## apb_slave
module apb_slave (
  input  logic        PCLK,
  input  logic        PRESETn,
  input  logic [31:0] PADDR,
  input  logic        PSEL,
  input  logic        PENABLE,
  input  logic        PWRITE,
  input  logic [31:0] PWDATA,
  output logic [31:0] PRDATA,
  output logic        PREADY,
  output logic        PSLVERR
);
  logic [15:0] [31:0] registers;
  logic [3:0] addr_index;
  logic       addr_valid;
  assign addr_index = PADDR[5:2];
  assign addr_valid = (PADDR[31:6] == 0);
  typedef enum logic [1:0] {
    IDLE,
    SETUP,
    ACCESS
  } apb_state_t;
  apb_state_t current_state, next_state;
  always_ff @(posedge PCLK or negedge PRESETn) begin
    if (!PRESETn) begin
      current_state <= IDLE;
    end else begin
      current_state <= next_state;
    end
  end
  always_comb begin
    case (current_state)
      IDLE: begin
        if (PSEL && !PENABLE)
          next_state = SETUP;
        else
          next_state = IDLE;
      end
      SETUP: begin
        if (PSEL && PENABLE)
          next_state = ACCESS;
        else
          next_state = IDLE;
      end
      ACCESS: begin
        if (PSEL && !PENABLE)
          next_state = SETUP;
        else
          next_state = IDLE;
      end
      default:
        next_state = IDLE;
    endcase
  end
  always_ff @(posedge PCLK or negedge PRESETn) begin
    if (!PRESETn) begin
      for (int i = 0; i < 16; i++)
        registers[i] <= 32'h0;
      PRDATA <= 32'h0;
      PREADY <= 1'b1;   
      PSLVERR <= 1'b0;  
    end
    else begin
      PREADY <= (next_state != SETUP);
      PSLVERR <= 1'b0;
      if (current_state == SETUP && PSEL && PENABLE) begin
        if (!addr_valid) begin
          PSLVERR <= 1'b1;
        end
        else if (!PWRITE) begin
          PRDATA <= registers[addr_index];
        end
      end
      if (current_state == ACCESS && PSEL && PENABLE && addr_valid && PWRITE) begin
        registers[addr_index] <= PWDATA;
      end
    end
  end
endmodule
export LEC_CHECK = 0
export ABC_AREA = 1
export CAP_MARGIN = 10
export CELL_PAD_IN_SITES_DETAIL_PLACEMENT = 1
export CELL_PAD_IN_SITES_GLOBAL_PLACEMENT = 0
export CORE_ASPECT_RATIO = 1.87
export CORE_MARGIN = 2
export CORE_UTILIZATION = 57
export GPL_ROUTABILITY_DRIVEN = 0
export GPL_TIMING_DRIVEN = 0
export HOLD_SLACK_MARGIN = 0.25
export MAX_ROUTING_LAYER = met5
export MIN_ROUTING_LAYER = met2
export PLACE_DENSITY = 0.46
export SLEW_MARGIN = 20
export TNS_END_PERCENT = 80
create_clock -name core_clock -period 5.12 [get_ports {PCLK}]
run.sh (not shown) runs the stock make flow with config.mk's settings and CLKGATE_MAP_FILE=.
The first run stopped in global routing (5_1_grt).
Edit:
ABC_AREA = not set   (was 1)
CELL_PAD_IN_SITES_DETAIL_PLACEMENT = not set   (was 1)
CORE_ASPECT_RATIO = not set   (was 1.87)
CORE_UTILIZATION = 68   (was 57)
GPL_TIMING_DRIVEN = 1   (was 0)
HOLD_SLACK_MARGIN = not set   (was 0.25)
MIN_ROUTING_LAYER = met1   (was met2)
PLACE_DENSITY = not set   (was 0.46)
SETUP_SLACK_MARGIN = 0.66   (was not set)
clock period = 2.86 ns   (was 5.12 ns; I/O delays follow)
What happened: Now the flow ran to the end with no violations. Area after synthesis decreases by 17%. Die area decreases by 30%. Synthesized cell count decreases by 65%.
Edit:
ABC_AREA = 1   (was not set)
CAP_MARGIN = 20   (was 10)
CELL_PAD_IN_SITES_GLOBAL_PLACEMENT = not set   (was 0)
GPL_ROUTABILITY_DRIVEN = not set   (was 0)
GPL_TIMING_DRIVEN = not set   (was 1)
MAX_ROUTING_LAYER = not set   (was met5)
MIN_ROUTING_LAYER = not set   (was met1)
SETUP_SLACK_MARGIN = not set   (was 0.66)
TNS_END_PERCENT = not set   (was 80)
clock period = 2.72 ns   (was 2.86 ns; I/O delays follow)
- wire length increases by about 70%
- count of clock-buffer cells in the layout came out higher by 10
- final cell count rises by 130%
- flip-flop count does not change
- cell area grows by 16%
Edit:
CORE_UTILIZATION = 72   (was 68)
SETUP_SLACK_MARGIN = 0.14   (was not set)
clock period = 1.5 ns   (was 2.72 ns; I/O delays follow)
What happened: This time the run never finished: it broke off in global routing (5_1_grt); die size is lower by 5.5%; synthesized cell count stays the same; area after synthesis stays the same.
Edit:
CTS_CLUSTER_DIAMETER = 362   (was not set)
CTS_CLUSTER_SIZE = 13   (was not set)
PLACE_DENSITY_LB_ADDON = 0.27   (was not set)
SETUP_SLACK_MARGIN = -0.11   (was 0.14)
clock period = 2.15 ns   (was 1.5 ns; I/O delays follow)
The new run went through all stages and came out clean; die size is unchanged; area after synthesis does not change; synthesized cell count is unchanged.
Edit:
ABC_AREA = not set   (was 1)
CELL_PAD_IN_SITES_GLOBAL_PLACEMENT = 1   (was not set)
CORE_UTILIZATION = 40   (was 72)
CTS_CLUSTER_DIAMETER = not set   (was 362)
CTS_CLUSTER_SIZE = not set   (was 13)
MIN_ROUTING_LAYER = met2   (was not set)
PLACE_DENSITY_LB_ADDON = not set   (was 0.27)
SETUP_SLACK_MARGIN = not set   (was -0.11)
clock period = 5.0 ns   (was 2.15 ns; I/O delays follow)
Outcome: The new run completed without violations; critical path depth rises by 6; total power fell by 55%; sequential power goes down by 57%; combinational power went down by 86%; setup slack gets better by 1.3 ns; final cell count came out lower by 50%; final area is lower by 17%.

========
Setup of v47:
The RTL this note starts from:
==> flow/design.v <==
module apb_slave (
  input  logic        PCLK,
  input  logic        PRESETn,
  input  logic [31:0] PADDR,
  input  logic        PSEL,
  input  logic        PENABLE,
  input  logic        PWRITE,
  input  logic [31:0] PWDATA,
  output logic [31:0] PRDATA,
  output logic        PREADY,
  output logic        PSLVERR
);
  logic [15:0] [31:0] registers;
  logic [3:0] addr_index;
  logic       addr_valid;
  assign addr_index = PADDR[5:2];
  assign addr_valid = (PADDR[31:6] == 0);
  typedef enum logic [1:0] {
    IDLE,
    SETUP,
    ACCESS
  } apb_state_t;
  apb_state_t current_state, next_state;
  always_ff @(posedge PCLK or negedge PRESETn) begin
    if (!PRESETn) begin
      current_state <= IDLE;
    end else begin
      current_state <= next_state;
    end
  end
  always_comb begin
    case (current_state)
      IDLE: begin
        if (PSEL && !PENABLE)
          next_state = SETUP;
        else
          next_state = IDLE;
      end
      SETUP: begin
        if (PSEL && PENABLE)
          next_state = ACCESS;
        else
          next_state = IDLE;
      end
      ACCESS: begin
        if (PSEL && !PENABLE)
          next_state = SETUP;
        else
          next_state = IDLE;
      end
      default:
        next_state = IDLE;
    endcase
  end
  always_ff @(posedge PCLK or negedge PRESETn) begin
    if (!PRESETn) begin
      for (int i = 0; i < 16; i++)
        registers[i] <= 32'h0;
      PRDATA <= 32'h0;
      PREADY <= 1'b1;   
      PSLVERR <= 1'b0;  
    end
    else begin
      PREADY <= (next_state != SETUP);
      PSLVERR <= 1'b0;
      if (current_state == SETUP && PSEL && PENABLE) begin
        if (!addr_valid) begin
          PSLVERR <= 1'b1;
        end
        else if (!PWRITE) begin
          PRDATA <= registers[addr_index];
        end
      end
      if (current_state == ACCESS && PSEL && PENABLE && addr_valid && PWRITE) begin
        registers[addr_index] <= PWDATA;
      end
    end
  end
endmodule
make LEC_CHECK=0 ABC_AREA=0 CAP_MARGIN=20 CELL_PAD_IN_SITES_GLOBAL_PLACEMENT=2 CORE_MARGIN=2 CORE_UTILIZATION=15 CTS_CLUSTER_DIAMETER=328 CTS_CLUSTER_SIZE=10 GPL_ROUTABILITY_DRIVEN=0 GPL_TIMING_DRIVEN=0 HOLD_SLACK_MARGIN=0.02 MIN_ROUTING_LAYER=met2 PLACE_DENSITY_LB_ADDON=0.29 SLEW_MARGIN=40 finish   # period 5.0 ns
For v19, these inputs were changed with respect to v47:
- a deleted MIN_ROUTING_LAYER that had been met2
- a deleted ABC_AREA that had been 0
- a deleted CTS_CLUSTER_SIZE that had been 10
- a change of SLEW_MARGIN from 40 to 20
- a deleted PLACE_DENSITY_LB_ADDON that had been 0.29
- a change of CORE_UTILIZATION from 15 to 54
- a deleted HOLD_SLACK_MARGIN that had been 0.02
- a deleted GPL_TIMING_DRIVEN that had been 0
- a deleted CTS_CLUSTER_DIAMETER that had been 328
- a deleted CELL_PAD_IN_SITES_GLOBAL_PLACEMENT that had been 2
- a deleted GPL_ROUTABILITY_DRIVEN that had been 0
- a change of the clock period (ns, I/O delays scaled along) from 5.0 to 3.81
Findings:
v47 → v19: via count shrank by about 27%, final cell count has decreased, setup slack climbed 440 ps, proportion of cell area occupied by registers +3.3 points. Sort v19 and v47 by global-route wire length before repair desc -> top: v47.
Here is what was changed in the inputs of v27 compared with v19.
- setting HOLD_SLACK_MARGIN to 0.26 for the first time
- setting GPL_TIMING_DRIVEN to 0 for the first time
- setting GPL_ROUTABILITY_DRIVEN to 0 for the first time
- setting CELL_PAD_IN_SITES_GLOBAL_PLACEMENT to 1 for the first time
- setting MIN_ROUTING_LAYER to met2 for the first time
- setting TNS_END_PERCENT to 45 for the first time
- setting CORE_ASPECT_RATIO to 1.43 for the first time
- changing the clock period (ns, I/O delays scaled along) from 3.81 to 5.0
### Flow results
v27 against v19; number of placed cells counting well taps is up by a few percent.
v19 → v27: largest stage delay on the critical path saw an increase; final wirelength shows an increase of 13%; detailed route wirelength on metal2 increased 27%; global-route usage has increased.
Cmp v27 vs v19: non-clock buffer count in the final layout higher in v27
v27 vs. v19: clock latency reported for the late side of the worst-skew pair essentially unchanged; worst setup slack after placement decreased 450 ps.

========
// apb_slave: RTL as listed in full above, without the edits since
clock: 1.38 ns
lec_check: 0
cap_margin: 10
cell_pad_in_sites_global_placement: 1
core_margin: 2
core_utilization: 70
cts_cluster_diameter: 395
gpl_routability_driven: 0
gpl_timing_driven: 1
max_routing_layer: met5
min_routing_layer: met1
place_density_lb_addon: 0.06
setup_slack_margin: -0.11
slew_margin: 20
tns_end_percent: 80
The starting point finished but failed the layout checks on negative setup slack.
Edit:
Settings changed: CAP_MARGIN 10 to 20, CELL_PAD_IN_SITES_GLOBAL_PLACEMENT 1 to not set, CORE_UTILIZATION 70 to 40, CTS_CLUSTER_DIAMETER 395 to not set, GPL_ROUTABILITY_DRIVEN 0 to not set, GPL_TIMING_DRIVEN 1 to not set, MAX_ROUTING_LAYER met5 to not set, MIN_ROUTING_LAYER met1 to not set, PLACE_DENSITY_LB_ADDON 0.06 to not set, SETUP_SLACK_MARGIN -0.11 to not set, TNS_END_PERCENT 80 to not set.
Clock period 1.38 ns to 3.81 ns, I/O delays scaled along.
What happened: With this change the flow produced a clean layout; final cell count came out higher by 7.4%; worst setup slack gains 1800 ps; clock power came out lower by 63%; cell area came out lower by 9.0%.
Edit:
Settings changed: CORE_UTILIZATION 40 to 72, CTS_CLUSTER_SIZE set to 42.
Clock period 3.81 ns to 2.15 ns, I/O delays scaled along.
=>
- The changed run finished with negative setup slack left
- critical path depth came out higher by 4
- clock power is higher by well over a third
- final cell count drops by roughly a tenth
- first-iteration DRC count grows by well over a third
- final area rose by a few percent
- die size drops by well over a third
- power increases by well over a third
- setup slack gets worse by 1200 ps
- via count goes up by about a fifth
- sequential cell count does not change
Edit:
Settings changed: CTS_CLUSTER_SIZE 42 to not set, SETUP_SLACK_MARGIN set to -0.13.
Clock period 2.15 ns to 2.14 ns, I/O delays scaled along.
The changed run completed, yet does not pass: negative setup slack.
Area after synthesis is unchanged.
Power grows by 1.0%.
Die size stays the same.
Wire length shrinks by 19%.
Design area shrinks by 3.5%.
Global-route usage shrinks by 3.3 points.
Non-clock buffer count shrinks by 28.
Register-to-register slack improves by 210 ps.
Cell count shrinks by 1.4%.
Edit:
Settings changed: ABC_AREA set to 1, CORE_ASPECT_RATIO set to 1.35, CTS_CLUSTER_DIAMETER set to 279, CTS_CLUSTER_SIZE set to 10, PLACE_DENSITY set to 0.39, SETUP_SLACK_MARGIN -0.13 to 0.4.
Clock period 2.14 ns to 1.5 ns, I/O delays scaled along.
What happened:
- The new run completed, yet does not pass: negative setup slack
- hold slack degrades by 140 ps
- synthesized cell count is higher to 2.8 times its value
- critical path depth is higher by 2
- cell area is higher by 24%
- non-clock buffer count is higher by 219
- power is higher by 49%
- global-route usage is higher by 18 points
- routed wire length is higher by 100%
- sequential cell count is unchanged
Edit:
Settings changed: CAP_MARGIN 20 to 0, CORE_ASPECT_RATIO 1.35 to not set, CTS_CLUSTER_DIAMETER 279 to not set, PLACE_DENSITY 0.39 to not set, SETUP_SLACK_MARGIN 0.4 to 0.09.
Clock period 1.5 ns to 2.14 ns, I/O delays scaled along.
What happened:
- The new run completed without violations
- utilization went down by 4.7 points
- hold slack gains 190 ps
- routed wire length fell by 13%
- setup slack gets better by 790 ps
- total power falls by 31%
- clock-buffer cell count falls by 6
- die area stays flat
- synthesized area is unchanged
- clock skew climbs by 8.4 ps
- cell count falls by 2.5%
No activity file was given, so power comes from the tool's default toggle rates.
